==> flow/design.v <==
module alu_unit(
    input wire [3:0] alu_operand1,  
    input wire [3:0] alu_operand2,  
    input wire [2:0] alu_op,        
    output reg [3:0] alu_result,    
    output reg zero_flag,           
    output reg negative_flag,       
    output reg carry_flag,          
    output reg overflow_flag        
);
    always @(*) begin
        alu_result = 4'h0;
        zero_flag = 1'b0;
        negative_flag = 1'b0;
        carry_flag = 1'b0;
        overflow_flag = 1'b0;
        case (alu_op)
            3'b000: begin  
                alu_result = alu_operand1 + alu_operand2;
                carry_flag = (alu_operand1 + alu_operand2) > 4'b1111;  
                overflow_flag = ((!alu_operand1[3] && !alu_operand2[3] && alu_result[3]) || (alu_operand1[3] && alu_operand2[3] && !alu_result[3]));  
            end
            3'b001: begin  
                alu_result = alu_operand1 - alu_operand2;
                carry_flag = (alu_operand1 >= alu_operand2);  
                overflow_flag = ((alu_operand1[3] && !alu_operand2[3] && !alu_result[3]) || (!alu_operand1[3] && alu_operand2[3] && alu_result[3]));  
            end
            3'b010: begin  
                alu_result = alu_operand1 & alu_operand2;
            end
            3'b011: begin  
                alu_result = alu_operand1 | alu_operand2;
            end
            3'b100: begin  
                alu_result = alu_operand1 ^ alu_operand2;
            end
            3'b101: begin  
                alu_result = ($signed(alu_operand1) < $signed(alu_operand2)) ? 4'h1 : 4'h0;
            end
            default: begin
                alu_result = 4'h0;  
            end
        endcase
        if (alu_result == 4'h0)
            zero_flag = 1'b1;
        if (alu_result[3] == 1'b1)  
            negative_flag = 1'b1;
    end
endmodule
module archon_hazard_override_unit (
    input wire                 clk,  
    input wire                 rst_n,  
    input wire [7:0]           internal_entropy_score_val,  
    input wire [15:0]          chaos_score_val,             
    input wire                 anomaly_detected_val,        
    input wire [7:0]           branch_miss_rate_tracker,    
    input wire [7:0]           cache_miss_rate_tracker,     
    input wire [7:0]           exec_pressure_tracker,       
    input wire [1:0]           ml_predicted_action,  
    input wire [20:0]          scaled_flush_threshold,      
    input wire [20:0]          scaled_stall_threshold,      
    output reg                override_flush_sig,          
    output reg                override_stall_sig,          
    output reg [1:0]          hazard_detected_level        
);
    reg [3:0] W_entropy;  
    reg [3:0] W_chaos;  
    reg [3:0] W_branch;  
    reg [3:0] W_cache;  
    reg [3:0] W_exec;  
    wire [11:0] weighted_entropy_score;    
    wire [19:0] weighted_chaos_score;      
    wire [11:0] weighted_branch_miss_score;  
    wire [11:0] weighted_cache_miss_score;   
    wire [11:0] weighted_exec_pressure_score;  
    wire [20:0] total_combined_hazard_score;  
    always @(*) begin
        case (ml_predicted_action)
            2'b00: begin  
                W_entropy = 4'd8;    
                W_chaos   = 4'd7;
                W_branch  = 4'd5;    
                W_cache   = 4'd6;
                W_exec    = 4'd4;    
            end
            2'b01: begin  
                W_entropy = 4'd10;  
                W_chaos   = 4'd9;
                W_branch  = 4'd7;    
                W_cache   = 4'd8;
                W_exec    = 4'd3;    
            end
            2'b10: begin  
                W_entropy = 4'd12;  
                W_chaos   = 4'd11;
                W_branch  = 4'd9;    
                W_cache   = 4'd10;
                W_exec    = 4'd2;    
            end
            2'b11: begin  
                W_entropy = 4'd15;  
                W_chaos   = 4'd15;  
                W_branch  = 4'd13;  
                W_cache    = 4'd14;  
                W_exec    = 4'd1;    
            end
            default: begin  
                W_entropy = 4'd8; W_chaos = 4'd7; W_branch = 4'd5; W_cache = 4'd6; W_exec = 4'd4;
            end
        endcase
    end
    assign weighted_entropy_score   = internal_entropy_score_val * W_entropy;
    assign weighted_chaos_score     = chaos_score_val * W_chaos;
    assign weighted_branch_miss_score = branch_miss_rate_tracker * W_branch;
    assign weighted_cache_miss_score    = cache_miss_rate_tracker * W_cache;  
    assign weighted_exec_pressure_score = exec_pressure_tracker * W_exec;
    assign total_combined_hazard_score =
        weighted_entropy_score +
        weighted_chaos_score +
        weighted_branch_miss_score +
        weighted_cache_miss_score +
        weighted_exec_pressure_score;
    always @(*) begin
        override_flush_sig = 1'b0;  
        override_stall_sig = 1'b0;  
        hazard_detected_level = 2'b00;  
        if (anomaly_detected_val) begin
            override_flush_sig = 1'b1;
            hazard_detected_level = 2'b11;  
        end else begin
            if (total_combined_hazard_score > scaled_flush_threshold) begin
                override_flush_sig = 1'b1;
                hazard_detected_level = 2'b10;  
            end else if (total_combined_hazard_score > scaled_stall_threshold) begin
                override_stall_sig = 1'b1;
                hazard_detected_level = 2'b01;  
            end else begin
                override_flush_sig = 1'b0;
                override_stall_sig = 1'b0;
                hazard_detected_level = 2'b00;  
            end
        end
    end
endmodule
module branch_target_buffer(
    input wire clk,
    input wire reset,
    input wire [3:0] pc_in,              
    input wire [3:0] branch_resolved_pc,  
    input wire branch_resolved_pc_valid,  
    input wire [3:0] branch_resolved_target_pc,  
    input wire branch_resolved_taken,  
    output wire [3:0] predicted_next_pc,  
    output wire predicted_taken          
);
    reg [4:0] btb_table [0:15];  
    integer i;  
    assign predicted_next_pc = btb_table[pc_in][3:0];
    assign predicted_taken = btb_table[pc_in][4];
    always @(posedge clk or posedge reset) begin
        if (reset) begin
            for (i = 0; i < 16; i = i + 1) begin  
                btb_table[i] <= 5'b0_0000;
            end
        end else begin
            if (branch_resolved_pc_valid) begin
                btb_table[branch_resolved_pc] <= {branch_resolved_taken, branch_resolved_target_pc};
            end
        end
    end
endmodule
module chaos_detector(
    input wire clk,
    input wire reset,
    input wire branch_mispredicted,  
    input wire [3:0] mem_access_addr,  
    input wire [3:0] data_mem_read_data,  
    output reg [15:0] chaos_score_out  
);
    always @(posedge clk or posedge reset) begin
        if (reset) begin
            chaos_score_out <= 16'h0000;
        end else begin
            if (branch_mispredicted) begin
                chaos_score_out <= chaos_score_out + 16'h0100;  
            end
            if (mem_access_addr == 4'hF && data_mem_read_data == 4'h5) begin  
                chaos_score_out <= chaos_score_out + 16'h0050;
            end
            if (chaos_score_out > 16'h0000) begin
                chaos_score_out <= chaos_score_out - 16'h0001;
            end
        end
    end
endmodule
module data_mem(
    input wire clk,              
    input wire reset,            
    input wire mem_write_enable,  
    input wire mem_read_enable,   
    input wire [3:0] addr,        
    input wire [3:0] write_data,  
    output reg [3:0] read_data    
);
    reg [3:0] dmem [0:15];  
    integer i;  
    always @(posedge clk or posedge reset) begin
        if (reset) begin
            for (i = 0; i < 16; i = i + 1) begin
                dmem[i] <= 4'h0;
            end
        end else if (mem_write_enable) begin
            dmem[addr] <= write_data;
        end
    end
    always @(posedge clk or posedge reset) begin
        if (reset) begin
            read_data <= 4'h0;
        end else if (mem_read_enable) begin
            read_data <= dmem[addr];
        end
    end
endmodule
module entropy_trigger_decoder(
    input wire [7:0] entropy_in,     
    output reg [1:0] signal_class    
);
    parameter THRESHOLD_LOW_TO_MID = 8'd85;      
    parameter THRESHOLD_MID_TO_CRITICAL = 8'd170;  
    always @(*) begin
        if (entropy_in <= THRESHOLD_LOW_TO_MID) begin
            signal_class = 2'b00;  
        end else if (entropy_in <= THRESHOLD_MID_TO_CRITICAL) begin
            signal_class = 2'b01;  
        end else begin
            signal_class = 2'b10;  
        end
    end
endmodule
module fsm_entropy_overlay (
    input wire clk,
    input wire rst_n,  
    input wire [1:0] ml_predicted_action,     
    input wire [7:0] internal_entropy_score,  
    input wire internal_hazard_flag,          
    input wire [1:0] classified_entropy_level,  
    input wire [2:0] instr_type,              
    input wire analog_lock_override,          
    input wire analog_flush_override,         
    input wire quantum_override_signal,       
    input wire shock_detected_in,             
    input wire [1:0] mission_profile_in,        
    input wire override_authentication_valid_in,  
    input wire [7:0] entropy_threshold_fsm_in,  
    output reg [1:0] fsm_state,               
    output reg [7:0] entropy_log_out,         
    output reg [2:0] instr_type_log_out       
);
    localparam STATE_NORMAL    = 2'b00;  
    localparam STATE_STALL     = 2'b01;  
    localparam STATE_FLUSH     = 2'b10;  
    localparam STATE_LOCK      = 2'b11;  
    localparam ML_OK    = 2'b00;  
    localparam ML_STALL = 2'b01;  
    localparam ML_FLUSH = 2'b10;  
    localparam ML_LOCK  = 2'b11;  
    localparam ENTROPY_LOW      = 2'b00;  
    localparam ENTROPY_MID      = 2'b01;  
    localparam ENTROPY_CRITICAL = 2'b10;  
    localparam INSTR_TYPE_ALU    = 3'b000;  
    localparam INSTR_TYPE_LOAD   = 3'b001;  
    localparam INSTR_TYPE_STORE  = 3'b010;  
    localparam INSTR_TYPE_BRANCH = 3'b011;  
    localparam INSTR_TYPE_JUMP   = 3'b100;  
    localparam INSTR_TYPE_OTHER  = 3'b111;  
    localparam MISSION_NORMAL     = 2'b00;
    localparam MISSION_HIGH_THREAT= 2'b01;
    localparam MISSION_DIAGNOSTIC = 2'b10;
    reg [1:0] current_state, next_state;
    always @(posedge clk or negedge rst_n) begin
        if (!rst_n) begin
            current_state <= STATE_NORMAL;
            entropy_log_out <= 8'h00;
            instr_type_log_out <= INSTR_TYPE_OTHER;
        end else begin
            current_state <= next_state;
            entropy_log_out <= internal_entropy_score;
            instr_type_log_out <= instr_type;
        end
    end
    always @(*) begin
        next_state = current_state;
        if (quantum_override_signal) begin
            next_state = STATE_LOCK;
        end
        else if (override_authentication_valid_in && analog_lock_override) begin
            next_state = STATE_LOCK;
        end
        else if (override_authentication_valid_in && analog_flush_override) begin
            next_state = STATE_FLUSH;
        end
        else if (shock_detected_in) begin
            if (current_state == STATE_STALL || current_state == STATE_FLUSH) begin
                next_state = STATE_LOCK;
            end else begin  
                next_state = STATE_FLUSH;
            end
        end
        else begin
            case (current_state)
                STATE_NORMAL: begin
                    case (ml_predicted_action)
                        ML_STALL: next_state = STATE_STALL;
                        ML_FLUSH: next_state = STATE_FLUSH;
                        ML_LOCK:  next_state = STATE_LOCK;
                        default: begin  
                            if (internal_hazard_flag) begin
                                next_state = STATE_STALL;  
                            end
                            else if (classified_entropy_level == ENTROPY_CRITICAL) begin
                                if (mission_profile_in == MISSION_HIGH_THREAT) begin
                                    next_state = STATE_LOCK;  
                                end else begin
                                    next_state = STATE_FLUSH;
                                end
                            end
                            else if (internal_entropy_score > entropy_threshold_fsm_in) begin  
                                if (mission_profile_in == MISSION_HIGH_THREAT) begin
                                    next_state = STATE_FLUSH;  
                                end else begin
                                    next_state = STATE_STALL;  
                                end
                            end
                            else if (classified_entropy_level == ENTROPY_MID) begin
                                case (instr_type)
                                    INSTR_TYPE_BRANCH, INSTR_TYPE_JUMP: next_state = STATE_STALL;
                                    INSTR_TYPE_LOAD, INSTR_TYPE_STORE: begin
                                        if (mission_profile_in == MISSION_HIGH_THREAT) begin
                                            next_state = STATE_FLUSH;  
                                        end else begin
                                            next_state = STATE_STALL;
                                        end
                                    end
                                    default: next_state = STATE_NORMAL;  
                                endcase
                            end
                        end
                    endcase
                end
                STATE_STALL: begin
                    case (ml_predicted_action)
                        ML_FLUSH: next_state = STATE_FLUSH;
                        ML_LOCK:  next_state = STATE_LOCK;
                        default: begin  
                            if (ml_predicted_action == ML_OK &&
                                !internal_hazard_flag &&
                                classified_entropy_level == ENTROPY_LOW &&
                                internal_entropy_score <= entropy_threshold_fsm_in) begin
                                next_state = STATE_NORMAL;  
                            end
                        end
                    endcase
                end
                STATE_FLUSH: begin
                    case (ml_predicted_action)
                        ML_LOCK: next_state = STATE_LOCK;
                        default: begin  
                            if (ml_predicted_action == ML_OK &&
                                !internal_hazard_flag &&
                                classified_entropy_level == ENTROPY_LOW &&
                                internal_entropy_score <= entropy_threshold_fsm_in) begin
                                next_state = STATE_NORMAL;  
                            end
                            else if (ml_predicted_action == ML_STALL) begin
                                next_state = STATE_STALL;
                            end
                        end
                    endcase
                end
                STATE_LOCK: begin
                    if (!quantum_override_signal &&
                        !(override_authentication_valid_in && analog_lock_override) &&  
                        !shock_detected_in &&  
                        ml_predicted_action != ML_LOCK &&  
                        !internal_hazard_flag &&  
                        classified_entropy_level != ENTROPY_CRITICAL &&  
                        internal_entropy_score <= entropy_threshold_fsm_in) begin  
                        next_state = STATE_NORMAL;  
                    end else begin
                        next_state = STATE_LOCK;  
                    end
                end
                default:
                    next_state = STATE_NORMAL;  
            endcase
        end
    end
    always @(*) begin  
        fsm_state = current_state;
    end
endmodule
module instruction_ram(
    input wire clk,              
    input wire reset,            
    input wire [3:0] pc_in,      
    output wire [15:0] instr_opcode  
);
    reg [15:0] rom_data;
    always @(*) begin
        case (pc_in)
            4'd0: rom_data = 16'h1234;
            4'd1: rom_data = 16'h2452;
            4'd2: rom_data = 16'h3678;
            4'd3: rom_data = 16'h4891;
            4'd4: rom_data = 16'h5ABA;
            4'd5: rom_data = 16'h6CDE;
            4'd6: rom_data = 16'h7F01;
            4'd7: rom_data = 16'h8002;
            4'd8: rom_data = 16'h9123;
            default: rom_data = 16'h0000;
        endcase
    end
    assign instr_opcode = rom_data;
endmodule
module pattern_detector(
    input clk,
    input reset,
    input wire zero_flag_current,
    input wire negative_flag_current,
    input wire carry_flag_current,
    input wire overflow_flag_current,
    output wire anomaly_detected_out  
);
    parameter HISTORY_DEPTH = 3;  
    reg [HISTORY_DEPTH-1:0] zero_flag_history;
    reg [HISTORY_DEPTH-1:0] negative_flag_history;
    reg [HISTORY_DEPTH-1:0] carry_flag_history;
    reg [HISTORY_DEPTH-1:0] overflow_flag_history;
    always @(posedge clk or posedge reset) begin
        if (reset) begin
            zero_flag_history <= 'b0;
            negative_flag_history <= 'b0;
            carry_flag_history <= 'b0;
            overflow_flag_history <= 'b0;
        end else begin
            zero_flag_history <= {zero_flag_history[HISTORY_DEPTH-2:0], zero_flag_current};
            negative_flag_history <= {negative_flag_history[HISTORY_DEPTH-2:0], negative_flag_current};
            carry_flag_history <= {carry_flag_history[HISTORY_DEPTH-2:0], carry_flag_current};
            overflow_flag_history <= {overflow_flag_history[HISTORY_DEPTH-2:0], overflow_flag_current};
        end
    end
    wire pattern1_match;
    wire pattern2_match;
    assign pattern1_match = (!zero_flag_history[2]) && (negative_flag_history[1]) && (carry_flag_history[0]);
    assign pattern2_match = (carry_flag_history[2]) && (!overflow_flag_history[1]) && (!zero_flag_history[0]);
    assign anomaly_detected_out = pattern1_match || pattern2_match;
endmodule
module quantum_entropy_detector(
    input wire clk,
    input wire reset,
    input wire [3:0] instr_opcode,  
    input wire [3:0] alu_result,    
    input wire zero_flag,           
    output reg [7:0] entropy_score_out  
);
    always @(posedge clk or posedge reset) begin
        if (reset) begin
            entropy_score_out <= 8'h00;
        end else begin
            if (instr_opcode != 4'h9) begin  
                if (alu_result == 4'h0 && !zero_flag) begin  
                    entropy_score_out <= entropy_score_out + 8'h10;  
                end else if (entropy_score_out < 8'hFF) begin  
                    entropy_score_out <= entropy_score_out + 8'h01;
                end
            end else begin
                if (entropy_score_out > 8'h00)
                    entropy_score_out <= entropy_score_out - 8'h01;
            end
        end
    end
endmodule
module register_file(
    input wire clk,              
    input wire reset,            
    input wire regfile_write_enable,  
    input wire [2:0] write_addr,  
    input wire [3:0] write_data,  
    input wire [2:0] read_addr1,  
    input wire [2:0] read_addr2,  
    output wire [3:0] read_data1,  
    output wire [3:0] read_data2   
);
    reg [3:0] registers [0:7];
    integer i;  
    always @(posedge clk or posedge reset) begin
        if (reset) begin
            for (i = 0; i < 8; i = i + 1) begin  
                registers[i] <= 4'h0;
            end
        end else if (regfile_write_enable) begin
            if (write_addr != 3'b000) begin
                registers[write_addr] <= write_data;
            end
        end
    end
    assign read_data1 = (read_addr1 == 3'b000) ? 4'h0 : registers[read_addr1];  
    assign read_data2 = (read_addr2 == 3'b000) ? 4'h0 : registers[read_addr2];  
endmodule
module entropy_shock_filter (
    input wire clk,
    input wire reset,  
    input wire [7:0] analog_entropy_in,  
    output reg shock_detected
);
reg [7:0] prev_sample;  
reg [7:0] delta;        
parameter [7:0] THRESHOLD = 8'd20;  
always @(posedge clk or posedge reset) begin
    if (reset) begin
        prev_sample <= 8'd0;
        delta <= 8'd0;
        shock_detected <= 1'b0;
    end else begin
        if (analog_entropy_in > prev_sample) begin
            delta <= analog_entropy_in - prev_sample;
        end else begin
            delta <= prev_sample - analog_entropy_in;
        end
        prev_sample <= analog_entropy_in;
        if (delta > THRESHOLD) begin
            shock_detected <= 1'b1;
        end else begin
            shock_detected <= 1'b0;
        end
    end
end
endmodule
module trigger_authorizer (
    input wire clk,                   
    input wire rst_n,                 
    input wire [7:0] entropy_score,   
    input wire analog_spike_detected, 
    input wire ml_risk_flag,          
    input wire manual_lock,           
    output wire enable_fire            
);
    localparam [2:0]  
        IDLE            = 3'b000,  
        CHECK           = 3'b001,  
        READY_TO_FIRE   = 3'b010,  
        LOCKED          = 3'b011,  
        FORCED_ABORT    = 3'b100;  
    reg [2:0] current_state;  
    reg [2:0] next_state;     
    localparam ENTROPY_FIRE_THRESHOLD = 8'd100;  
    reg enable_fire_pulse_reg;
    always @(posedge clk or negedge rst_n) begin
        if (!rst_n) begin
            current_state <= IDLE;
            enable_fire_pulse_reg <= 1'b0;
        end else begin
            current_state <= next_state;
            if (next_state == READY_TO_FIRE && current_state != READY_TO_FIRE) begin
                enable_fire_pulse_reg <= 1'b1;  
            end else begin
                enable_fire_pulse_reg <= 1'b0;  
            end
        end
    end
    always @(*) begin
        next_state = current_state;
        if (manual_lock) begin
            next_state = LOCKED;  
        end
        else if (analog_spike_detected || ml_risk_flag || (entropy_score >= ENTROPY_FIRE_THRESHOLD)) begin
            next_state = FORCED_ABORT;  
        end
        else begin
            case (current_state)
                IDLE: begin
                    next_state = CHECK;
                end
                CHECK: begin
                    if (!analog_spike_detected && !ml_risk_flag && (entropy_score < ENTROPY_FIRE_THRESHOLD) && !manual_lock) begin
                        next_state = READY_TO_FIRE;  
                    end else begin
                        next_state = IDLE;
                    end
                end
                READY_TO_FIRE: begin
                    next_state = IDLE;
                end
                LOCKED: begin
                    next_state = LOCKED;  
                end
                FORCED_ABORT: begin
                    next_state = FORCED_ABORT;  
                end
                default: begin
                    next_state = IDLE;
                end
            endcase
        end
    end
    assign enable_fire = enable_fire_pulse_reg;
endmodule
module pipeline_cpu(
    input wire clk,
    input wire reset,  
    input wire [15:0] external_entropy_in,  
    input wire [7:0] analog_entropy_raw_in,  
    input wire [1:0] ml_predicted_action,  
    input wire ml_risk_flag_in,          
    input wire manual_lock_in,           
    input wire internal_hazard_flag_for_fsm,  
    input wire analog_lock_override_in,   
    input wire analog_flush_override_in,  
    input wire quantum_override_signal_in,  
    input wire [1:0] mission_profile_in,         
    input wire override_authentication_valid_in,  
    input wire [7:0] entropy_threshold_fsm_in,   
    output wire [3:0] debug_pc,          
    output wire [15:0] debug_instr,       
    output wire debug_stall,             
    output wire debug_flush,             
    output wire debug_lock,              
    output wire [7:0] debug_fsm_entropy_log,  
    output wire [2:0] debug_fsm_instr_type_log,  
    output wire debug_hazard_flag,       
    output wire [1:0] debug_fsm_state,   
    output wire debug_shock_detected,    
    output wire [1:0] debug_classified_entropy,  
    output wire enable_fire_pulse_out     
);
    wire rst_n = ~reset;
    reg [3:0] pc_reg;
    wire [15:0] if_instr;
    wire [3:0] if_pc_plus_1;
    reg [3:0] next_pc;
    reg [3:0] if_id_pc_plus_1_reg;
    reg [15:0] if_id_instr_reg;
    wire [3:0] id_pc_plus_1;
    wire [15:0] id_instr;
    wire [3:0] id_operand1;
    wire [3:0] id_operand2;
    wire [2:0] id_rs1_addr;
    wire [2:0] id_rs2_addr;
    wire [2:0] id_rd_addr;
    reg [2:0] id_alu_op;
    wire [3:0] id_immediate;
    wire id_reg_write_enable;
    wire id_mem_read_enable;
    wire id_mem_write_enable;
    wire id_is_branch_inst;
    wire id_is_jump_inst;
    wire [3:0] id_branch_target;
    reg [2:0] instr_type_to_fsm_comb;
    reg [2:0] instr_type_to_fsm_reg;     
    wire [3:0] ex_opcode_from_ex_stage;  
    reg [3:0] id_ex_pc_plus_1_reg;
    reg [3:0] id_ex_operand1_reg;
    reg [3:0] id_ex_operand2_reg;
    reg [2:0] id_ex_rd_addr_reg;
    reg [2:0] id_ex_alu_op_reg;
    reg id_ex_reg_write_enable_reg;
    reg id_ex_mem_read_enable_reg;
    reg id_ex_mem_write_enable_reg;
    reg id_ex_is_branch_inst_reg;
    reg id_ex_is_jump_inst_reg;
    reg [3:0] id_ex_branch_target_reg;
    reg [15:0] id_ex_instr_reg;
    reg [3:0] id_ex_branch_pc_reg;
    wire [3:0] ex_alu_operand1;
    wire [3:0] ex_alu_operand2;
    wire [3:0] ex_alu_result;
    wire ex_zero_flag;
    wire ex_negative_flag;
    wire ex_carry_flag;
    wire ex_overflow_flag;
    wire [2:0] ex_rd_addr;
    wire ex_reg_write_enable;
    wire ex_mem_read_enable;
    wire ex_mem_write_enable;
    wire ex_is_branch_inst;
    wire ex_is_jump_inst;
    wire [3:0] ex_branch_target;
    wire [3:0] ex_branch_pc;
    reg [3:0] ex_mem_alu_result_reg;
    reg [3:0] ex_mem_mem_write_data_reg;
    reg [2:0] ex_mem_rd_addr_reg;
    reg ex_mem_reg_write_enable_reg;
    reg ex_mem_mem_read_enable_reg;
    reg ex_mem_mem_write_enable_reg;
    reg ex_mem_zero_flag_reg;
    reg ex_mem_is_branch_inst_reg;
    reg ex_mem_is_jump_inst_reg;
    reg [3:0] ex_mem_pc_plus_1_reg;
    reg [3:0] ex_mem_branch_target_reg;
    reg [3:0] ex_mem_branch_pc_reg;
    wire [3:0] mem_read_data;
    wire [3:0] mem_alu_result;
    wire [2:0] mem_rd_addr;
    wire mem_reg_write_enable;
    wire mem_mem_read_enable;
    wire mem_mem_write_enable;
    wire [3:0] mem_mem_addr;
    wire branch_actual_taken;
    wire branch_mispredicted_local;
    reg branch_mispredicted;
    wire [3:0] branch_resolved_pc;
    wire [3:0] branch_resolved_target_pc;
    reg [3:0] mem_wb_write_data_reg;
    reg [2:0] mem_wb_rd_addr_reg;
    reg mem_wb_reg_write_enable_reg;
    wire [3:0] wb_write_data;
    wire [2:0] wb_rd_addr;
    wire wb_reg_write_enable;
    wire pipeline_stall;
    wire pipeline_flush;
    reg [7:0] exec_pressure_counter;
    reg [7:0] cache_miss_rate_dummy;  
    wire aho_override_flush_req;
    wire aho_override_stall_req;
    wire [1:0] aho_hazard_level;
    wire new_fsm_internal_hazard_flag;
    wire [1:0] new_fsm_control_signal;
    wire [7:0] new_fsm_entropy_log;
    wire [2:0] new_fsm_instr_type_log;
    wire shock_detected_internal;  
    localparam AHO_SCALED_FLUSH_THRESH = 21'd1000000;  
    localparam AHO_SCALED_STALL_THRESH = 21'd500000;   
    wire [1:0] classified_entropy_level_wire;  
    wire [7:0] debug_branch_miss_rate;
    reg [7:0] branch_miss_rate_counter;
    wire pd_anomaly_detected_out;
    wire pd_reset;  
    wire trigger_enable_fire_internal;
    instruction_ram i_imem (
        .clk(clk),
        .reset(reset),
        .pc_in(pc_reg),
        .instr_opcode(if_instr)
    );
    register_file i_regfile (
        .clk(clk),
        .reset(reset),
        .regfile_write_enable(wb_reg_write_enable),
        .write_addr(wb_rd_addr),
        .write_data(wb_write_data),
        .read_addr1(id_rs1_addr),
        .read_addr2(id_rs2_addr),
        .read_data1(id_operand1),
        .read_data2(id_operand2)
    );
    alu_unit i_alu (
        .alu_operand1(ex_alu_operand1),
        .alu_operand2(ex_alu_operand2),
        .alu_op(id_ex_alu_op_reg),
        .alu_result(ex_alu_result),
        .zero_flag(ex_zero_flag),
        .negative_flag(ex_negative_flag),
        .carry_flag(ex_carry_flag),
        .overflow_flag(ex_overflow_flag)
    );
    data_mem i_dmem (
        .clk(clk),
        .reset(reset),
        .mem_write_enable(mem_mem_write_enable),
        .mem_read_enable(mem_mem_read_enable),
        .addr(mem_mem_addr),
        .write_data(ex_mem_mem_write_data_reg),
        .read_data(mem_read_data)
    );
    wire [3:0] if_btb_predicted_next_pc;
    wire if_btb_predicted_taken;
    branch_target_buffer i_btb (
        .clk(clk),
        .reset(reset),
        .pc_in(pc_reg),
        .branch_resolved_pc(branch_resolved_pc),
        .branch_resolved_pc_valid(ex_mem_is_branch_inst_reg || ex_mem_is_jump_inst_reg),
        .branch_resolved_target_pc(branch_resolved_target_pc),
        .branch_resolved_taken(branch_actual_taken),
        .predicted_next_pc(if_btb_predicted_next_pc),
        .predicted_taken(if_btb_predicted_taken)
    );
    wire [3:0] qed_instr_opcode_input;
    assign qed_instr_opcode_input = id_ex_instr_reg[15:12];
    wire qed_reset = reset;
    wire [7:0] qed_entropy_score_out;  
    quantum_entropy_detector i_qed (
        .clk(clk),
        .reset(qed_reset),
        .instr_opcode(qed_instr_opcode_input),
        .alu_result(ex_alu_result),
        .zero_flag(ex_zero_flag),
        .entropy_score_out(qed_entropy_score_out)
    );
    wire cd_reset = reset;
    wire [15:0] cd_chaos_score_out;
    chaos_detector i_chaos_detector (
        .clk(clk),
        .reset(cd_reset),
        .branch_mispredicted(branch_mispredicted),
        .mem_access_addr(mem_mem_addr),
        .data_mem_read_data(mem_read_data),
        .chaos_score_out(cd_chaos_score_out)
    );
    assign pd_reset = reset;  
    pattern_detector i_pattern_detector (
        .clk(clk),
        .reset(pd_reset),
        .zero_flag_current(ex_zero_flag),
        .negative_flag_current(ex_negative_flag),
        .carry_flag_current(ex_carry_flag),
        .overflow_flag_current(ex_overflow_flag),
        .anomaly_detected_out(pd_anomaly_detected_out)
    );
    entropy_shock_filter u_entropy_shock_filter (
        .clk(clk),
        .reset(reset),
        .analog_entropy_in(analog_entropy_raw_in),
        .shock_detected(shock_detected_internal)  
    );
    always @(posedge clk or posedge reset) begin
        if (reset) begin
            branch_miss_rate_counter <= 8'h0;
        end else begin
            if (~pipeline_stall && ~pipeline_flush) begin
                if (branch_mispredicted) begin
                    if (branch_miss_rate_counter < 8'hFF) begin
                        branch_miss_rate_counter <= branch_miss_rate_counter + 8'h1;
                    end
                end else begin  
                    if (branch_miss_rate_counter > 8'h0) begin
                        branch_miss_rate_counter <= branch_miss_rate_counter - 8'h1;
                    end
                end  
            end
        end
    end
    assign debug_branch_miss_rate = branch_miss_rate_counter;
    archon_hazard_override_unit i_aho (
        .clk(clk),
        .rst_n(rst_n),
        .internal_entropy_score_val(qed_entropy_score_out),
        .chaos_score_val(cd_chaos_score_out),
        .anomaly_detected_val(pd_anomaly_detected_out),
        .branch_miss_rate_tracker(debug_branch_miss_rate),
        .cache_miss_rate_tracker(cache_miss_rate_dummy),
        .exec_pressure_tracker(exec_pressure_counter),
        .ml_predicted_action(ml_predicted_action),  
        .scaled_flush_threshold(AHO_SCALED_FLUSH_THRESH),
        .scaled_stall_threshold(AHO_SCALED_STALL_THRESH),
        .override_flush_sig(aho_override_flush_req),
        .override_stall_sig(aho_override_stall_req),
        .hazard_detected_level(aho_hazard_level)
    );
    entropy_trigger_decoder i_entropy_decoder (
        .entropy_in(analog_entropy_raw_in),  
        .signal_class(classified_entropy_level_wire)
    );
    assign ex_opcode_from_ex_stage = id_ex_instr_reg[15:12];
    always @(*) begin
        case (ex_opcode_from_ex_stage)
            4'h1, 4'h2, 4'h3, 4'h6: instr_type_to_fsm_comb = 3'b000;  
            4'h4:                   instr_type_to_fsm_comb = 3'b001;  
            4'h5:                   instr_type_to_fsm_comb = 3'b010;  
            4'h7:                   instr_type_to_fsm_comb = 3'b011;  
            4'h8:                   instr_type_to_fsm_comb = 3'b100;  
            default:                instr_type_to_fsm_comb = 3'b111;  
        endcase
    end
    always @(posedge clk or posedge reset) begin
        if (reset) begin
            instr_type_to_fsm_reg <= 3'b111;  
        end else begin
            if (~pipeline_stall && ~pipeline_flush) begin
                instr_type_to_fsm_reg <= instr_type_to_fsm_comb;
            end
        end
    end
    assign new_fsm_internal_hazard_flag = aho_override_flush_req || aho_override_stall_req || internal_hazard_flag_for_fsm;
    fsm_entropy_overlay i_entropy_fsm (
        .clk(clk),
        .rst_n(rst_n),
        .ml_predicted_action(ml_predicted_action),  
        .internal_entropy_score(qed_entropy_score_out),
        .internal_hazard_flag(new_fsm_internal_hazard_flag),
        .classified_entropy_level(classified_entropy_level_wire),
        .instr_type(instr_type_to_fsm_reg),
        .analog_lock_override(analog_lock_override_in),
        .analog_flush_override(analog_flush_override_in),
        .quantum_override_signal(quantum_override_signal_in),
        .shock_detected_in(shock_detected_internal),  
        .mission_profile_in(mission_profile_in),
        .override_authentication_valid_in(override_authentication_valid_in),
        .entropy_threshold_fsm_in(entropy_threshold_fsm_in),
        .fsm_state(new_fsm_control_signal),
        .entropy_log_out(new_fsm_entropy_log),
        .instr_type_log_out(new_fsm_instr_type_log)
    );
    trigger_authorizer i_trigger_authorizer (
        .clk(clk),
        .rst_n(rst_n),
        .entropy_score(qed_entropy_score_out),  
        .analog_spike_detected(shock_detected_internal),  
        .ml_risk_flag(ml_risk_flag_in),          
        .manual_lock(manual_lock_in),            
        .enable_fire(trigger_enable_fire_internal)  
    );
    assign enable_fire_pulse_out = trigger_enable_fire_internal;
    wire entropy_ctrl_stall;
    wire entropy_ctrl_flush;
    assign entropy_ctrl_stall = 1'b0;
    assign entropy_ctrl_flush = 1'b0;
    assign pipeline_flush = (new_fsm_control_signal == 2'b10) ||  
                            (new_fsm_control_signal == 2'b11) ||  
                            entropy_ctrl_flush;                    
    assign pipeline_stall = (new_fsm_control_signal == 2'b01) ||  
                            (new_fsm_control_signal == 2'b11) ||  
                            entropy_ctrl_stall;                    
    always @(posedge clk or posedge reset) begin
        if (reset) begin
            exec_pressure_counter <= 8'h0;
            cache_miss_rate_dummy <= 8'h0;
        end else begin
            if (pipeline_flush) begin
                exec_pressure_counter <= 8'h0;
                cache_miss_rate_dummy <= 8'h0;
            end else if (~pipeline_stall) begin
                if (id_ex_instr_reg[15:12] != 4'h9) begin  
                    if (exec_pressure_counter < 8'hFF) begin
                        exec_pressure_counter <= exec_pressure_counter + 8'h1;
                    end
                end else begin  
                    if (exec_pressure_counter > 8'h0) begin
                        exec_pressure_counter <= exec_pressure_counter - 8'h1;
                    end
                end  
                if (cache_miss_rate_dummy < 8'hFF && (exec_pressure_counter % 5 == 0)) begin
                    cache_miss_rate_dummy <= cache_miss_rate_dummy + 8'h1;
                end else if (cache_miss_rate_dummy > 8'h0 && (exec_pressure_counter % 7 == 0)) begin
                    cache_miss_rate_dummy <= cache_miss_rate_dummy - 8'h1;
                end
            end
        end
    end
    assign if_pc_plus_1 = pc_reg + 4'b0001;
    always @(posedge clk or posedge reset) begin
        if (reset) begin
            pc_reg <= 4'h0;
        end else begin
            if (pipeline_flush) begin
                pc_reg <= 4'h0;
            end else if (pipeline_stall) begin
                pc_reg <= pc_reg;
            end else begin  
                pc_reg <= next_pc;
            end  
        end
    end
    always @(*) begin
        next_pc = if_pc_plus_1;
        if (ex_mem_is_jump_inst_reg) begin
            next_pc = ex_mem_branch_target_reg;
        end else if (ex_mem_is_branch_inst_reg) begin
            if (branch_actual_taken) begin
                next_pc = ex_mem_branch_target_reg;
            end else begin  
                next_pc = ex_mem_pc_plus_1_reg;
            end  
        end else if (if_btb_predicted_taken) begin
            next_pc = if_btb_predicted_next_pc;
        end
    end
    always @(posedge clk or posedge reset) begin
        if (reset) begin
            if_id_pc_plus_1_reg <= 4'h0;
            if_id_instr_reg <= 16'h0000;
        end else begin
            if (~pipeline_flush && ~pipeline_stall) begin
                if_id_pc_plus_1_reg <= if_pc_plus_1;
                if_id_instr_reg <= if_instr;
            end
        end
    end
    assign id_pc_plus_1 = if_id_pc_plus_1_reg;
    assign id_instr = if_id_instr_reg;
    wire [3:0] id_opcode = id_instr[15:12];
    assign id_rd_addr = id_instr[11:9];
    assign id_rs1_addr = id_instr[8:6];
    assign id_rs2_addr = id_instr[5:3];
    assign id_immediate = {1'b0, id_instr[2:0]};
    assign id_reg_write_enable = (id_opcode == 4'h1 || id_opcode == 4'h2 || id_opcode == 4'h3 ||
                                  id_opcode == 4'h4 || id_opcode == 4'h6 || id_opcode == 4'h0);
    assign id_mem_read_enable  = (id_opcode == 4'h4);
    assign id_mem_write_enable = (id_opcode == 4'h5);
    assign id_is_branch_inst   = (id_opcode == 4'h7);
    assign id_is_jump_inst     = (id_opcode == 4'h8);
    assign id_branch_target     = id_instr[3:0];
    always @(*) begin
        case (id_opcode)
            4'h1: id_alu_op = 3'b000;  
            4'h2: id_alu_op = 3'b000;  
            4'h3: id_alu_op = 3'b001;  
            4'h4: id_alu_op = 3'b000;  
            4'h5: id_alu_op = 3'b000;  
            4'h6: id_alu_op = 3'b100;  
            4'h7: id_alu_op = 3'b001;  
            default: id_alu_op = 3'b000;  
        endcase
    end
    wire ex_mem_writes_to_rs1_id = ex_mem_reg_write_enable_reg && (ex_mem_rd_addr_reg == id_rs1_addr);
    wire ex_mem_writes_to_rs2_id = ex_mem_reg_write_enable_reg && (ex_mem_rd_addr_reg == id_rs2_addr);
    wire mem_wb_writes_to_rs1_id = mem_wb_reg_write_enable_reg && (mem_wb_rd_addr_reg == id_rs1_addr);
    wire mem_wb_writes_to_rs2_id = mem_wb_reg_write_enable_reg && (mem_wb_rd_addr_reg == id_rs2_addr);
    wire [3:0] forward_operand1 = (ex_mem_writes_to_rs1_id && (id_rs1_addr != 3'b000)) ? ex_mem_alu_result_reg :
                                  (mem_wb_writes_to_rs1_id && (id_rs1_addr != 3'b000)) ? mem_wb_write_data_reg :
                                  id_operand1;
    wire [3:0] forward_operand2 = (ex_mem_writes_to_rs2_id && (id_rs2_addr != 3'b000)) ? ex_mem_alu_result_reg :
                                  (mem_wb_writes_to_rs2_id && (id_rs2_addr != 3'b000)) ? mem_wb_write_data_reg :
                                  id_operand2;
    always @(posedge clk or posedge reset) begin
        if (reset) begin
            id_ex_pc_plus_1_reg <= 4'h0;
            id_ex_operand1_reg <= 4'h0;
            id_ex_operand2_reg <= 4'h0;
            id_ex_rd_addr_reg <= 3'h0;
            id_ex_alu_op_reg <= 3'h0;
            id_ex_reg_write_enable_reg <= 1'b0;
            id_ex_mem_read_enable_reg <= 1'b0;
            id_ex_mem_write_enable_reg <= 1'b0;
            id_ex_is_branch_inst_reg <= 1'b0;
            id_ex_is_jump_inst_reg <= 1'b0;
            id_ex_branch_target_reg <= 4'h0;
            id_ex_instr_reg <= 16'h0000;
            id_ex_branch_pc_reg <= 4'h0;
        end else begin
            if (~pipeline_flush && ~pipeline_stall) begin
                id_ex_pc_plus_1_reg <= id_pc_plus_1;
                id_ex_operand1_reg <= forward_operand1;
                id_ex_operand2_reg <= (id_opcode == 4'h2 || id_opcode == 4'h4 || id_opcode == 4'h5) ? id_immediate : forward_operand2;
                id_ex_rd_addr_reg <= id_rd_addr;
                id_ex_alu_op_reg <= id_alu_op;
                id_ex_reg_write_enable_reg <= id_reg_write_enable;
                id_ex_mem_read_enable_reg <= id_mem_read_enable;
                id_ex_mem_write_enable_reg <= id_mem_write_enable;
                id_ex_is_branch_inst_reg <= id_is_branch_inst;
                id_ex_is_jump_inst_reg <= id_is_jump_inst;
                id_ex_branch_target_reg <= id_branch_target;
                id_ex_instr_reg <= id_instr;
                id_ex_branch_pc_reg <= id_pc_plus_1 - 4'h1;
            end
        end
    end
    assign ex_alu_operand1 = id_ex_operand1_reg;
    assign ex_alu_operand2 = id_ex_operand2_reg;
    assign ex_rd_addr = id_ex_rd_addr_reg;
    assign ex_reg_write_enable = id_ex_reg_write_enable_reg;
    assign ex_mem_read_enable = id_ex_mem_read_enable_reg;
    assign ex_mem_write_enable = id_ex_mem_write_enable_reg;
    assign ex_is_branch_inst = id_ex_is_branch_inst_reg;
    assign ex_is_jump_inst = id_ex_is_jump_inst_reg;
    assign ex_branch_target = id_ex_branch_target_reg;
    assign ex_branch_pc = id_ex_branch_pc_reg;
    wire [3:0] actual_branch_target_calc;
    assign actual_branch_target_calc = ex_branch_pc + ex_branch_target;
    always @(posedge clk or posedge reset) begin
        if (reset) begin
            ex_mem_alu_result_reg       <= 4'h0;
            ex_mem_mem_write_data_reg   <= 4'h0;
            ex_mem_rd_addr_reg          <= 3'h0;
            ex_mem_reg_write_enable_reg <= 1'b0;
            ex_mem_mem_read_enable_reg  <= 1'b0;
            ex_mem_mem_write_enable_reg <= 1'b0;
            ex_mem_zero_flag_reg        <= 1'b0;
            ex_mem_is_branch_inst_reg   <= 1'b0;
            ex_mem_is_jump_inst_reg     <= 1'b0;
            ex_mem_pc_plus_1_reg        <= 4'h0;
            ex_mem_branch_target_reg    <= 4'h0;
            ex_mem_branch_pc_reg        <= 4'h0;
        end else begin
            if (~pipeline_flush && ~pipeline_stall) begin
                ex_mem_alu_result_reg       <= ex_alu_result;
                ex_mem_mem_write_data_reg   <= ex_alu_operand2;
                ex_mem_rd_addr_reg          <= ex_rd_addr;
                ex_mem_reg_write_enable_reg <= ex_reg_write_enable;
                ex_mem_mem_read_enable_reg  <= ex_mem_read_enable;
                ex_mem_mem_write_enable_reg <= ex_mem_write_enable;
                ex_mem_zero_flag_reg        <= ex_zero_flag;
                ex_mem_is_branch_inst_reg   <= ex_is_branch_inst;
                ex_mem_is_jump_inst_reg     <= ex_is_jump_inst;
                ex_mem_pc_plus_1_reg        <= id_ex_pc_plus_1_reg;
                ex_mem_branch_target_reg    <= actual_branch_target_calc;
                ex_mem_branch_pc_reg        <= ex_branch_pc;
            end
        end
    end
    assign mem_alu_result = ex_mem_alu_result_reg;
    assign mem_rd_addr = ex_mem_rd_addr_reg;
    assign mem_reg_write_enable = ex_mem_reg_write_enable_reg;
    assign mem_mem_read_enable = ex_mem_mem_read_enable_reg;
    assign mem_mem_write_enable = ex_mem_mem_write_enable_reg;
    assign mem_mem_addr = ex_mem_alu_result_reg;
    assign branch_actual_taken = ex_mem_is_branch_inst_reg && ex_mem_zero_flag_reg;
    assign branch_resolved_pc = ex_mem_branch_pc_reg;
    assign branch_resolved_target_pc = ex_mem_branch_target_reg;
    assign branch_mispredicted_local =
        (ex_mem_is_branch_inst_reg || ex_mem_is_jump_inst_reg) ?
            (ex_mem_is_branch_inst_reg ?
                ((if_btb_predicted_taken != branch_actual_taken) ||
                 (branch_actual_taken && (if_btb_predicted_next_pc != branch_resolved_target_pc))) :
                (ex_mem_is_jump_inst_reg && (if_btb_predicted_next_pc != branch_resolved_target_pc))) : 1'b0;
    always @(posedge clk or posedge reset) begin
        if (reset) begin
            branch_mispredicted <= 1'b0;
        end else begin
            if (~pipeline_stall && ~pipeline_flush) begin
                branch_mispredicted <= branch_mispredicted_local;
            end
        end
    end
    always @(posedge clk or posedge reset) begin
        if (reset) begin
            mem_wb_write_data_reg <= 4'h0;
            mem_wb_rd_addr_reg <= 3'h0;
            mem_wb_reg_write_enable_reg <= 1'b0;
        end else begin
            if (~pipeline_flush && ~pipeline_stall) begin
                if (mem_mem_read_enable) begin
                    mem_wb_write_data_reg <= mem_read_data;
                end else begin  
                    mem_wb_write_data_reg <= mem_alu_result;
                end  
                mem_wb_rd_addr_reg <= mem_rd_addr;
                mem_wb_reg_write_enable_reg <= mem_reg_write_enable;
            end
        end
    end
    assign wb_write_data = mem_wb_write_data_reg;
    assign wb_rd_addr = mem_wb_rd_addr_reg;
    assign wb_reg_write_enable = mem_wb_reg_write_enable_reg;
    assign debug_pc = pc_reg;
    assign debug_instr = if_instr;
    assign debug_stall = pipeline_stall;
    assign debug_flush = pipeline_flush;
    assign debug_lock = (new_fsm_control_signal == 2'b11);
    assign debug_fsm_entropy_log = new_fsm_entropy_log;
    assign debug_fsm_instr_type_log = new_fsm_instr_type_log;
    assign debug_hazard_flag = new_fsm_internal_hazard_flag;
    assign debug_fsm_state = new_fsm_control_signal;
    assign debug_shock_detected = shock_detected_internal;
    assign debug_classified_entropy = classified_entropy_level_wire;
endmodule
module archon_top (
    input wire clk,
    input wire reset,  
    input wire [15:0] external_entropy_in,  
    input wire [7:0] analog_entropy_raw,    
    input wire [1:0] ml_predicted_action,  
    input wire ml_risk_flag_top,           
    input wire manual_lock_top,            
    input wire analog_lock_override,
    input wire analog_flush_override,
    input wire quantum_override_signal,  
    input wire [1:0] mission_profile,          
    input wire override_authentication_valid,  
    input wire [7:0] entropy_threshold_fsm,    
    output wire [3:0] cpu_debug_pc,
    output wire [15:0] cpu_debug_instr,
    output wire cpu_debug_stall,
    output wire cpu_debug_flush,
    output wire cpu_debug_lock,
    output wire [7:0] cpu_debug_fsm_entropy_log,
    output wire [2:0] cpu_debug_fsm_instr_type_log,
    output wire cpu_debug_hazard_flag,
    output wire [1:0] cpu_debug_fsm_state,
    output wire cpu_debug_shock_detected,
    output wire [1:0] cpu_debug_classified_entropy,
    output wire system_enable_fire_pulse  
);
    wire archon_top_internal_hazard_to_cpu = 1'b0;  
    pipeline_cpu u_pipeline_cpu (
        .clk(clk),
        .reset(reset),
        .external_entropy_in(external_entropy_in),
        .analog_entropy_raw_in(analog_entropy_raw),
        .ml_predicted_action(ml_predicted_action),  
        .ml_risk_flag_in(ml_risk_flag_top),
        .manual_lock_in(manual_lock_top),
        .internal_hazard_flag_for_fsm(archon_top_internal_hazard_to_cpu),
        .analog_lock_override_in(analog_lock_override),
        .analog_flush_override_in(analog_flush_override),
        .quantum_override_signal_in(quantum_override_signal),
        .mission_profile_in(mission_profile),
        .override_authentication_valid_in(override_authentication_valid),
        .entropy_threshold_fsm_in(entropy_threshold_fsm),
        .debug_pc(cpu_debug_pc),
        .debug_instr(cpu_debug_instr),
        .debug_stall(cpu_debug_stall),
        .debug_flush(cpu_debug_flush),
        .debug_lock(cpu_debug_lock),
        .debug_fsm_entropy_log(cpu_debug_fsm_entropy_log),
        .debug_fsm_instr_type_log(cpu_debug_fsm_instr_type_log),
        .debug_hazard_flag(cpu_debug_hazard_flag),
        .debug_fsm_state(cpu_debug_fsm_state),
        .debug_shock_detected(cpu_debug_shock_detected),
        .debug_classified_entropy(cpu_debug_classified_entropy),
        .enable_fire_pulse_out(system_enable_fire_pulse)
    );
endmodule
==> flow/run.sh <==
#!/bin/bash
# the make line also repeats each setting of config.mk as NAME=value (left out here)
make -C /OpenROAD-flow-scripts/flow DESIGN_CONFIG=/design/flow/config.mk WORK_HOME=/design/flow/orfs CLKGATE_MAP_FILE= finish
==> flow/config.mk <==
export PLATFORM = sky130hd
export DESIGN_NAME = archon_top
export DESIGN_NICKNAME = archon_top
export VERILOG_FILES = /design/flow/design.v
export SDC_FILE = /design/flow/constraint.sdc
export NUM_CORES = 4
export LEC_CHECK = 0
export CAP_MARGIN = 20
export CORE_MARGIN = 2
export CORE_UTILIZATION = 70
export PLACE_DENSITY = 0.35
export SETUP_SLACK_MARGIN = 1.84
export SLEW_MARGIN = 20
==> flow/constraint.sdc <==
create_clock -name core_clock -period 6.22 [get_ports {clk}]
set_input_delay 1.2440 -clock core_clock [delete_from_list [all_inputs] [get_ports {clk}]]
set_output_delay 1.2440 -clock core_clock [all_outputs]
set_load 0.01 [all_outputs]
==> reports/qor.yml, run 1 <==
seq_power_share_pct: 37.0
htree_levels: 2
p_seq_mw: 2.77
slew_violations: 0
min_period_over_period_pct: 151
fillerInstances: 2114
finalNonFillerCells: 3582
period_needed_ns: 9.37
port_buffers: 68
synthTopCellsByCount: "dfrtp_1, inv_1, mux2_2, ha_1, nor2_1"
power_top_consumer: "sequential cells"
drt_iter0_drc: 2033
fin_area_um2: 32800
design.core.area_um2: 38800
r2r_cells: 25
warnings: 87
critPathLaunch: "ml_predicted_action[0]"
dpl_cell_area_um2: 30200
fp_nets: 3192
fmax_mhz: 107
combPwrFrac_pct: 27.9
outcome: "failed layout checks"
fa_ha_area_share_pct: 19.7
dp_hpwl_um: 53400
muxShareOfSynthArea_pct: 11.1
p_sw_mw: 2.45
place_inst: 3442
grt_max_degree: 131
clk-power_mw: 2.62
cp-end-kind: "output port"
die-area_um2: 41100
clk_latency_ns: 0.59
grt.total_usage_pct: 37.1
via_per_inst: 6.42
crit_end: "cpu_debug_hazard_flag"
maxSlewHeadroom_pct: 27.6
clock_skew_ns: 0.0180
timing.final.hold_violations: 0
rows: 72
syn_area_per_cell_um2: 9.89
crit_family: "adder cells"
cp-start-kind: "input pin"
p_per_area_nw_per_um2: 228
vdd_drop_max_mv: 0.244
finalWirelength_um: 76700
setup_violations: 3
r2r_end: "u_pipeline_cpu.i_entropy_fsm.current_state[0]$_DFFE_PP0P_"
worstMarginPinSlew_ns: 1.06
drt_drc_violations_left: 0
grt-ovfl-total: 0
ys_sh_simple_pct: 13.4
p_total_mw: 7.49
top_cell: "dfrtp_1"
ios: 85
synthToLayoutAreaGrowth_pct: 18.6
max_cap_violations: 0
logic_area_um2: 17700
synth_area_leader_cell: "dfrtp_1"
cp.buffers_inverters: 6
rsz0062_at_grt: "true"
cpPeakStageDelay_ns: 0.57
top_area_share_pct: 32.4
synthArstFlopShare_pct: 100
switching_share_pct: 32.8
crit_cells: 25
so.violations: "negative setup slack"
path_max_fanout: 7
pre_cts_ws_ns: -4.00
synth-edff-count: 0
ys_sh_xor_pct: 2.59
finalSetupTns_ns: -7.54
nets: 3426
r2r_start: "u_pipeline_cpu.branch_miss_rate_counter[3]$_DFFE_PP0P_"
num_vias: 23000
synth_warnings: 17
min_path_type: "flop to flop"
yosys-dominant-comb-family: "adder cells"
antenna_found_initial: 1
ys.flops: 366
cpMostUsedCell: "fa_1"
postLayoutSetupSlackWorst_ns: -3.15
gp_congestion: 0.953
fp_util_pct: 71.3
ctsHoldBuffers: 0
tritoncts: "yes"
path_clk_slew_ns: 0.06
die_w_um: 203
cts_root_buffer: "clkbuf_16"
hold_depth: 0
seq_area_um2: 9170
r2r_slack_ns: -1.33
clkPwrFrac_pct: 35.0
p_leak_nw: 15.7
comb_power_mw: 2.09
numCtsBuffers: 41
compound_area_share_pct: 14.3
grt_pass1_wl_um: 123000
synthCells: 2799
postRouteAntennaNets: 0
top_cells_by_area: "dfrtp_1, fa_1, ha_1"
cp_slowest_cell: "fa_1"
syn-cell-area_um2: 27700
grt_pass1_vias: 23600
crit_required_ns: 4.98
path_class: "input pin to output port"
intPower_mw: 5.04
num_antenna_cells: 0
chipHeight_um: 203
clockBufferDepth: 3
yosys_area_um2: 27700
drtPass1Iterations: 6
arrival_ns: 8.12
synth_stat.cells: 2799
wl_per_cell_um: 21.4
yosysSeqAreaShare_pct: 33.1
cts_sinks: 366
ys_types: 98
flop_cell: "dfrtp_1"
[per-stage QoR]
stage / util, % / hold slack, ns
6_report: 84.5 / 0.348
5_1_grt: 84.5 / 0.369
4_1_cts: 83.1 / 0.350
3_5_place_dp: 77.8 / 0.337
3_3_place_gp: 77.8 / 0.333
2_1_floorplan: - / 0.331
[layout make-up]
| cell class | instances | share of cell area (%) |
|---|---|---|
| clock inverters | 20 | 0.984 |
| inverters | 285 | 3.33 |
| flip-flops and latches | 366 | 27.9 |
| repair buffers | 324 | 8.38 |
| multi-input cells | 2015 | 53.9 |
| well taps | 518 | 1.97 |
| clock buffers | 54 | 3.46 |
[what timing repair did]
item                                   in CTS  in global routing
setup buffers                              31                 34
pin swaps                                  63                 70
gates cloned                                1                  0
setup endpoints to repair                  20                 15
endpoints found under the hold margin       0                  0
gates resized                              93                 60
[per-layer routing]
layer	up-vias	wire length, um	GRT usage, %
li1	10200	-	-
met1	11300	29700	48.5
met2	1168	37200	61.5
met3	256	6000	5.54
met4	2	3690	17.1
met5	-	13	0
==> inputs of run 2 (changes only) <==
Settings changed: CORE_UTILIZATION 70 to 23, PLACE_DENSITY 0.35 to not set, SETUP_SLACK_MARGIN 1.84 to not set.
Clock period 6.22 ns to 23.9 ns, I/O delays scaled along.
==> reports/qor.yml, run 2 <==
drtPass1Iterations: 7  # +1
cp-end-kind: "output port"
grt_max_degree: 168  # +28%
rsz0062_at_grt: "false"
path_class: "input pin to output port"
critPathLaunch: "ml_predicted_action[0]"
port_buffers: 68  # unchanged
r2r_start: "u_pipeline_cpu.exec_pressure_counter[4]$_DFFE_PP0P_"
yosys-dominant-comb-family: "adder cells"
flop_cell: "dfrtp_1"
slew_violations: 0  # unchanged
drt_drc_violations_left: 0  # unchanged
grt-ovfl-total: 0  # unchanged
cts_setup_buffers: 0  # -100%
syn_area_per_cell_um2: 9.89  # unchanged
crit_family: "adder cells"
crit_chain: "clkdlybuf4s50_1 -> clkinv_1 -> ha_1 -> nand2b_1 -> fa_1 -> fa_1 -> fa_1 -> inv_1 -> fa_1 -> fa_1 -> fa_1 -> inv_1 -> fa_1 -> inv_1 -> ha_1 -> a21o_1 -> a211oi_2 -> o21a_1 -> xnor2_1 -> or4_1 -> o41a_1 -> a41oi_2 -> inv_1 -> clkdlybuf4s50_1"
max_cap_violations: 0  # unchanged
timing.hold.ws_ns: 0.347  # -0.000988 ns
hold_depth: 0  # unchanged
yosys_area_um2: 27700  # unchanged
num_vias: 20500  # -11%
via_per_inst: 4.60  # -28%
syn-cell-area_um2: 27700  # unchanged
r2r_end: "u_pipeline_cpu.i_entropy_fsm.current_state[0]$_DFFE_PP0P_"
p_sw_mw: 0.618  # -75%
ys.flops: 366  # unchanged
synthCells: 2799  # unchanged
top_area_share_pct: 32.4  # unchanged
tritoncts: "yes"
p_leak_nw: 14.4  # -8.1%
crit_cells: 24  # -4.0%
timing.final.hold_violations: 0  # unchanged
cts_sinks: 366  # unchanged
combPwrFrac_pct: 23.2  # -4.7 points
htree_levels: 2  # unchanged
crit_required_ns: 19.12  # +14.14 ns
muxShareOfSynthArea_pct: 11.1  # unchanged
worstMarginPinSlew_ns: 1.12  # +0.0589 ns
top_cells_by_area: "dfrtp_1, fa_1, ha_1"
clock_skew_ns: 0.0398  # +0.0218 ns
arrival_ns: 14.72  # +6.60 ns
yosysSeqAreaShare_pct: 33.1  # unchanged
cp.buffers_inverters: 7  # +1
grt_pass1_vias: 20500  # -13%
final_core_util_pct: 26.4  # -58 points
warnings: 81  # -6.9%
synthTopCellsByCount: "dfrtp_1, inv_1, mux2_2, ha_1, nor2_1"
outcome: "complete, no violations"
die_w_um: 351  # +73%
crit_end: "cpu_debug_hazard_flag"
dp_hpwl_um: 50900  # -4.6%
min_path_type: "flop to flop"
grt_pass1_wl_um: 114000  # -7.4%
power_top_consumer: "sequential cells"
compound_area_share_pct: 14.3  # unchanged
clkPwrFrac_pct: 37.9  # +2.9 points
p_per_area_nw_per_um2: 58.4  # -74%
synthArstFlopShare_pct: 100  # unchanged
vdd_drop_max_mv: 0.0503  # -79%
finalWirelength_um: 70600  # -8.0%
finalSetupTns_ns: 0  # +7.54 ns
setup_violations: 0  # -3
rows: 127  # +76%
post_cts_resized: 0  # -100%
nets: 3200  # -6.6%
top_cell: "dfrtp_1"
clk-power_mw: 0.699  # -73%
switching_share_pct: 33.5  # +0.71 points
synth-edff-count: 0  # unchanged
cp_slowest_cell: "ha_1"
synth_stat.cells: 2799  # unchanged
path_max_fanout: 32  # +25
comb_power_mw: 0.428  # -80%
die-area_um2: 123000  # +200%
synth_warnings: 17  # unchanged
postRouteAntennaNets: 0  # unchanged
gp_congestion: 0.850  # -11%
grt.total_usage_pct: 11.4  # -26 points
fmax_mhz: 51.3
path_clk_slew_ns: 0.06  # about the same
postLayoutSetupSlackWorst_ns: 4.40  # +7.55 ns
wl_per_cell_um: 15.8  # -26%
antenna_found_initial: 1  # unchanged
ctsHoldBuffers: 0  # unchanged
p_seq_mw: 0.720  # -74%
chipHeight_um: 351  # +73%
clk_latency_ns: 0.63  # +0.04 ns
cpMostUsedCell: "fa_1"
ios: 85  # unchanged
pre_cts_ws_ns: 4.39  # +8.39 ns
cts_root_buffer: "clkbuf_16"
r2r_slack_ns: 15.52  # +16.85 ns
seq_power_share_pct: 39.0  # +2.0 points
r2r_cells: 24  # -4.0%
clockBufferDepth: 3  # unchanged
period_needed_ns: 19.50
cpPeakStageDelay_ns: 1.11  # +0.54 ns
fp_nets: 3192  # unchanged
synth_area_leader_cell: "dfrtp_1"
cp-start-kind: "input pin"
fp_util_pct: 23.1  # -48 points
min_period_over_period_pct: 81.6  # -69 points
maxSlewHeadroom_pct: 25.5  # -2.1 points
ys_sh_simple_pct: 13.4  # unchanged
fa_ha_area_share_pct: 19.7  # unchanged
synthToLayoutAreaGrowth_pct: 14.1
numCtsBuffers: 45  # +9.8%
design.core.area_um2: 120000  # +210%
ys_types: 98  # unchanged
drt_iter0_drc: 1406  # -31%
ys_sh_xor_pct: 2.59  # unchanged
intPower_mw: 1.23  # -76%
==> run 2: stage by stage <==
stage,cells,cell area (um^2),total power [mW]
3_3_place_gp,4372,30100,1.15
2_1_floorplan,2799,27700,1.02
3_5_place_dp,4372,30100,1.16
6_report,4457,31600,1.85
5_1_grt,4455,31600,1.96
4_1_cts,4455,31600,1.88
==> run 2: routing by layer <==
metal	vias to the layer above	wire [um]	GRT usage, %	part of all wire, %
li1	9829	-	-	-
met1	10100	34200	16.3	48
met2	478	30700	17.6	44
met3	95	3920	1.97	5.6
met4	0	1700	3.44	2.4
met5	-	0	0	0
==> run 2: layout make-up <==
class / count / area [um^2]
fillers: 12700 / 88100
clock inverters: 26 / 243
multi-input cells: 2015 / 16900
repair buffers: 94 / 888
inverters: 285 / 1080
well taps: 1612 / 2020
diodes: 2 / 5.00
flip-flops and latches: 366 / 9170
clock buffers: 57 / 1270
==> inputs of run 3 (changes only) <==
Settings changed: CELL_PAD_IN_SITES_DETAIL_PLACEMENT set to 1, CELL_PAD_IN_SITES_GLOBAL_PLACEMENT set to 3, CORE_ASPECT_RATIO set to 0.99, CORE_UTILIZATION 23 to 40, CTS_CLUSTER_SIZE set to 40, GPL_TIMING_DRIVEN set to 0, HOLD_SLACK_MARGIN set to 0.03, SETUP_SLACK_MARGIN set to -0.66.
Clock period 23.9 ns to 12.6 ns, I/O delays scaled along.
==> reports/qor.yml, run 3 <==
syn-cell-area_um2: 27700  # unchanged
top_cells_by_area: "dfrtp_1, fa_1, ha_1"
drt_iter0_drc: 1168  # -17%
worstMarginPinSlew_ns: 1.13  # +0.0177 ns
p_per_area_nw_per_um2: 113  # +94%
slew_violations: 0  # unchanged
critPathLaunch: "ml_predicted_action[0]"
maxSlewHeadroom_pct: 23.8  # -1.8 points
grt_pass1_vias: 23200  # +13%
yosys_area_um2: 27700  # unchanged
fa_ha_area_share_pct: 19.7  # unchanged
cpMostUsedCell: "fa_1"
cp-start-kind: "input pin"
top_area_share_pct: 32.4  # unchanged
flop_cell: "dfrtp_1"
numCtsBuffers: 45  # unchanged
synthArstFlopShare_pct: 100  # unchanged
htree_levels: 2  # unchanged
gp_congestion: 0.843  # -0.80%
ios: 85  # unchanged
comb_power_mw: 0.953  # +120%
synth_area_leader_cell: "dfrtp_1"
timing.final.hold_violations: 0  # unchanged
clock_skew_ns: 0.0242  # -0.0155 ns
seq_power_share_pct: 37.4  # -1.6 points
switching_share_pct: 33.8  # +0.31 points
num_vias: 21400  # +4.5%
cpPeakStageDelay_ns: 0.54  # -0.57 ns
postLayoutSetupSlackWorst_ns: -0.374  # -4.77 ns
max_cap_violations: 0  # unchanged
cts_sinks: 366  # unchanged
crit_family: "adder cells"
port_buffers: 68  # unchanged
synth_stat.cells: 2799  # unchanged
clk_latency_ns: 0.59  # -0.04 ns
synthTopCellsByCount: "dfrtp_1, inv_1, mux2_2, ha_1, nor2_1"
fp_nets: 3192  # unchanged
ys_types: 98  # unchanged
so.violations: "negative setup slack"
path_max_fanout: 10  # -69%
clockBufferDepth: 3  # unchanged
fin_area_um2: 31300  # -1.0%
min_path_type: "flop to flop"
path_clk_slew_ns: 0.05  # about the same
cts_root_buffer: "clkbuf_16"
outcome: "failed layout checks"
r2r_cells: 28  # +17%
compound_area_share_pct: 14.3  # unchanged
rows: 95  # -25%
ys_sh_xor_pct: 2.59  # unchanged
nets: 3313  # +3.5%
drt_drc_violations_left: 0  # unchanged
min_period_over_period_pct: 103  # +21 points
r2r_end: "u_pipeline_cpu.i_entropy_fsm.current_state[0]$_DFFE_PP0P_"
warnings: 82  # +1.2%
vdd_drop_max_mv: 0.100  # +100%
design.core.area_um2: 68200  # -43%
wl_per_cell_um: 21.8  # +37%
combPwrFrac_pct: 26.9  # +3.7 points
ys.flops: 366  # unchanged
arrival_ns: 10.45  # -4.27 ns
postRouteAntennaNets: 0  # unchanged
yosys-dominant-comb-family: "adder cells"
cp.buffers_inverters: 9  # +2
setup_violations: 1  # +1
dpl_cell_area_um2: 29700  # -1.4%
muxShareOfSynthArea_pct: 11.1  # unchanged
power_top_consumer: "sequential cells"
p_total_mw: 3.54  # +92%
r2r_start: "u_pipeline_cpu.exec_pressure_counter[3]$_DFFE_PP0P_"
p_seq_mw: 1.32  # +83%
die_w_um: 268  # -24%
top_cell: "dfrtp_1"
p_leak_nw: 14.6  # +1.1%
finalSetupTns_ns: -0.374  # -0.374 ns
crit_end: "cpu_debug_hazard_flag"
cp-end-kind: "output port"
synth-edff-count: 0  # unchanged
crit_required_ns: 10.08  # -9.04 ns
synthCells: 2799  # unchanged
tritoncts: "yes"
grt.total_usage_pct: 24.0  # +13 points
dp_hpwl_um: 64500  # +27%
fp_util_pct: 40.6  # +17 points
period_needed_ns: 12.97
path_class: "input pin to output port"
yosysSeqAreaShare_pct: 33.1  # unchanged
crit_cells: 28  # +17%
num_antenna_cells: 0  # -2
antenna_found_initial: 0  # -1
syn_area_per_cell_um2: 9.89  # unchanged
finalWirelength_um: 84300  # +19%
synthToLayoutAreaGrowth_pct: 12.9
via_per_inst: 5.53  # +20%
r2r_slack_ns: 3.38  # -12.14 ns
synth_warnings: 17  # unchanged
grt_pass1_wl_um: 135000  # +19%
p_sw_mw: 1.20  # +94%
die-area_um2: 71300  # -42%
intPower_mw: 2.34  # +91%
drtPass1Iterations: 5  # -2
ys_sh_simple_pct: 13.4  # unchanged
grt_max_degree: 102  # -39%
clk-power_mw: 1.26  # +80%
hold_depth: 0  # unchanged
clkPwrFrac_pct: 35.7  # -2.2 points
cp_slowest_cell: "fa_1"
fillerInstances: 7719  # -39%
pre_cts_ws_ns: -2.84  # -7.23 ns
grt-ovfl-total: 0  # unchanged
ctsHoldBuffers: 0  # unchanged
fmax_mhz: 77.1
chipHeight_um: 266  # -24%
==> run 3: timing repair <==
item                       CTS  global route
setup buffers                2             7
pin swaps                    2             8
resized                     29            13
hold endpoints to repair     0             0
gates cloned                 0             0
setup endpoints to repair    1             1
==> run 3: routing by layer <==
metal | global-route usage [%] | wire [um] | vias up | share of wire, %
met5 | 0 | 0 | - | 0
met4 | 4.74 | 1380 | 0 | 1.6
met3 | 2.49 | 2450 | 90 | 2.9
met2 | 40.0 | 39700 | 301 | 47
met1 | 34.0 | 40800 | 11000 | 48
li1 | - | - | 10000 | -
==> run 3: final cells by class <==
type	instances	area, um^2	area share (%)
Buffer	125	543	1.74
Clock buffer	68	1320	4.23
Sequential cell	366	9170	29.3
Tap cell	921	1150	3.69
Inverter	285	1080	3.47
Clock inverter	12	91.3	0.292
Timing Repair Buffer	82	870	2.78
Multi-Input combinational cell	2015	17000	54.5
==> run 3: stage by stage <==
step                utilization [%]  std cells  hold WS (ns)
floorplan                         -       2799         0.331
CTS                            45.7       3871         0.348
detailed placement             43.5       3793         0.336
global placement               43.3       3788         0.334
finish                         45.8       3874         0.347
global route                   45.8       3874         0.360
No activity file was given, so power comes from the tool's default toggle rates.
